oak:
// cpu
module cpu (clk, rst, imem_addr, imem_data, test, test1);
	input clk, rst;
	output [6:0]imem_addr;
	input  [31:0]imem_data;
	output  [31:0]test;
	output [31:0]test1;
wire	 [31:0] inst;
wire   [31:0]ctrl, ctrl0, ctrl1, ctrl2;
wire   [20:0]controle;
wire	 [31:0]resultado;
wire   [31:0]data_out2;
wire   [31:0]pc;
wire	 [4:0]addr1, addr2, addr_in;
wire	 [31:0]out1, out2, out3;
wire	 [31:0]in;
wire	 rw;
wire	 [15:0]offset;
wire	 [31:0]offset32;
wire   sel1;
wire	 [31:0] imm;
wire   [31:0] data_out1;
wire	 [31:0]address_0;
wire	 [31:0] data_in;
wire	 [31:0]outrg1, outrg2;
wire	 [31:0] M, B, D, D1;
	assign imem_addr = pc[6:0];
	assign data_out2 = imem_data;
	PC PC(
		.rst(rst),
		.clk(clk),
		.pc(pc)
	);
ffD FF1(
		.rst(rst),
		.clk(clk),
		.Din(data_out2),
		.Dout(inst)
);
	registerFile RegisterFile(
		.addr1(inst[25:21]),
		.addr2(inst[20:16]),
		.out1(outrg1),
		.out2(outrg2),
		.addr_in(ctrl2[4:0]), 
		.in(out2),
		.rst(rst),
		.clk(clk)
	);
	control Controlador(
		.instruction(inst),
		.ctrl(controle)
	);
	extend Extend(
		.offset(inst[15:0]),
		.offset32(offset32)
	);
	ffD FF2(
		.rst(rst),
		.clk(clk),
		.Din(offset32),
		.Dout(imm)
		);
	ffD CONTROLE_0(
		.rst(rst),
		.clk(clk),
		.Din({11'b00000000000, controle[20:0]}),
		.Dout(ctrl0)
		);
	mux1 Mux1(
		.Sel(ctrl0[18]),
		.A(outrg2),
		.B(imm),
		.Out(out1)
	);
	alu Unidade_logica(
		.ctl(ctrl0[20:19]),
		.a(outrg1),
		.b(out1), 
		.resultado(resultado)
	);
	mux1 Mux3(
		.Sel(ctrl0[16]),
		.A(D),
		.B(resultado),
		.Out(out3)
	);
	ffD FF3(
		.rst(rst),
		.clk(clk),
		.Din(resultado),
		.Dout(D)
		);
	ffD CONTROLE_1(
		.rst(rst),
		.clk(clk),
  ...
Size in the first run: roughly 8400 cells after synthesis, about 1200 flip-flops, about 110 I/O pins, ~61000 um^2 of cells after synthesis.
clock: 4.06 ns
lec_check: 0
abc_area: 1
cap_margin: 20
core_aspect_ratio: 0.83
core_margin: 2
core_utilization: 72
cts_cluster_diameter: 27
cts_cluster_size: 14
place_density_lb_addon: 0.2
setup_slack_margin: 1.03
slew_margin: 20
run.sh (not shown) runs the stock make flow with config.mk's settings and CLKGATE_MAP_FILE=.
Seen in the log of oak: GRT-0232 during 5_1_grt, after which the run never completed.
--- input diff oak..pine ---
Settings: ABC_AREA removed (was 1); CORE_ASPECT_RATIO removed (was 0.83); CTS_CLUSTER_DIAMETER removed (was 27).
Findings:
- Although pine finished all stages, its layout failed final checks on negative setup slack.
- Summary — post-CTS setup buffer count, pine relative to oak: lower, by 50.
- Looking at number of buffers created by CTS across oak and pine, the one that comes out lower is pine.
- Diff oak -> pine: count of distinct cell types in the synthesized netlist +30, number of core rows +4, multiplexer area fraction after synthesis +20 points, die span in y +about 4%.
- oak → pine: chip area estimate from yosys synthesis decreased by 9.8% relative to the old numbers, total standard cell area after synthesis decreased by 6000 um^2 relative to the old numbers.

---

lane 1:
cpu again, from the RTL that the note above started with.
export LEC_CHECK = 0
export CAP_MARGIN = 20
export CORE_MARGIN = 2
export CORE_UTILIZATION = 40
export SLEW_MARGIN = 20
create_clock -name core_clock -period 5.3 [get_ports {clk}]
The inputs of lane 2 differ from those of lane 1 as listed below.
Settings: a change of CORE_UTILIZATION from 40 to 72; an added CTS_CLUSTER_DIAMETER of 28; an added CORE_ASPECT_RATIO of 0.9; an added SETUP_SLACK_MARGIN of 0.95; an added PLACE_DENSITY_LB_ADDON of 0.25; an added CTS_CLUSTER_SIZE of 14; a change of the clock period (ns, I/O delays scaled along) from 5.3 to 3.77.
Findings:
Looking at non-clock buffer count, lane 2 sits 237 higher than lane 1 does.
Lane 1 reached the end of the flow, and the finished layout is clean on the timing, design-rule and antenna checks.
Lane 2 finished all stages; however, its layout fails the closing checks, the failures being max-capacitance violations, max-slew violations, negative setup slack.
Relative area change from synthesis to final layout ends up higher on lane 2.
Relative to lane 1, global-route usage has increased by 30 points in lane 2.
Note that the achievable clock frequency recorded for lane 1 amounts to 1.07 times the value seen in lane 2.
Number of gates resized after CTS: lane 2 > lane 1
In lane 2, width of the die is lower than in lane 1.
In the tables for lane 1 and lane 2, worst setup margin reads higher with lane 1.
Post-detailed-route DRC marker count came out exactly the same in lane 1 and lane 2.
Die area of lane 2 falls short of that of lane 1 by more than a quarter.
Lane 2: count of clock buffers in the final design higher than lane 1
Lane 2 vs lane 1 on post-layout period usage of the worst path: lane 2 is the higher one.
## Diff of input files: lane 3 against lane 2
Settings: SETUP_SLACK_MARGIN no longer set, was 0.95; CTS_CLUSTER_DIAMETER no longer set, was 28; CORE_ASPECT_RATIO no longer set, was 0.9; CORE_UTILIZATION now 69, was 72; PLACE_DENSITY_LB_ADDON no longer set, was 0.25; PLACE_DENSITY now 0.36, previously not set; CTS_CLUSTER_SIZE now 99, was 14; the clock period (ns, I/O delays scaled along) now 4.95, was 3.77.
==> results <==
Lane 3 reached the end of the flow, and the finished layout is clean on the timing, design-rule and antenna checks.
Measured against each other, lane 3 and lane 2 differ in final non-filler cell total, the lower figure coming from lane 3.
Lane 3 against lane 2: setup-violating endpoint count in the final report -672, total power -41%, wire length the detailed router placed on met1 -6200 um, total global-route track usage -16 points, design area -about 9%.
Compared with lane 2, in lane 3 net count of the finished layout moved down, post-DP HPWL moved down, wire length of the first global-routing pass moved down, clock buffer count in the final layout moved down.
What lane 4 does differently from lane 3 at the input level:
Settings: CELL_PAD_IN_SITES_GLOBAL_PLACEMENT now 0, previously not set; PLACE_DENSITY now 0.35, was 0.36; GPL_TIMING_DRIVEN now 1, previously not set; CTS_CLUSTER_DIAMETER now 332, previously not set; CORE_UTILIZATION now 72, was 69; CTS_CLUSTER_SIZE no longer set, was 99; SETUP_SLACK_MARGIN now -0.02, previously not set; the clock period (ns, I/O delays scaled along) now 3.27, was 4.95.
## What came out
Lane 4 ran in full, but the layout does not pass; the checks complain about negative setup slack.
Looking at power in combinational cells, lane 4 sits 98% above lane 3.
Actual transition at the worst max-transition pin in lane 4 vs lane 3: down 0.10 ns
Note that the detailed-route via count recorded for lane 4 amounts to 1.09 times the value seen in lane 3.
Final period utilization: lane 4 > lane 3
What lane 5 does differently from lane 4 at the input level:
Settings: CTS_CLUSTER_SIZE now 14, previously not set; SETUP_SLACK_MARGIN now 0.95, was -0.02; CELL_PAD_IN_SITES_GLOBAL_PLACEMENT no longer set, was 0; CTS_CLUSTER_DIAMETER no longer set, was 332; PLACE_DENSITY_LB_ADDON now 0.25, previously not set; PLACE_DENSITY no longer set, was 0.35; GPL_TIMING_DRIVEN no longer set, was 1; the clock period (ns, I/O delays scaled along) now 3.77, was 3.27.
Notes after the runs:
No crash in lane 4: every stage finished, but the layout fails its final checks due to negative setup slack.
[flow] lane 5 | stages: complete | final checks: fail | reason: negative setup slack
Sequential power (higher): lane 4
Between lane 4 and lane 5, the layout multi-input combinational cell count figures differ only marginally.
Delta(final worst slack, lane 5 - lane 4) > 0
Worst hold slack: lane 5 better than lane 4
Power and IR drop assume default switching activity.
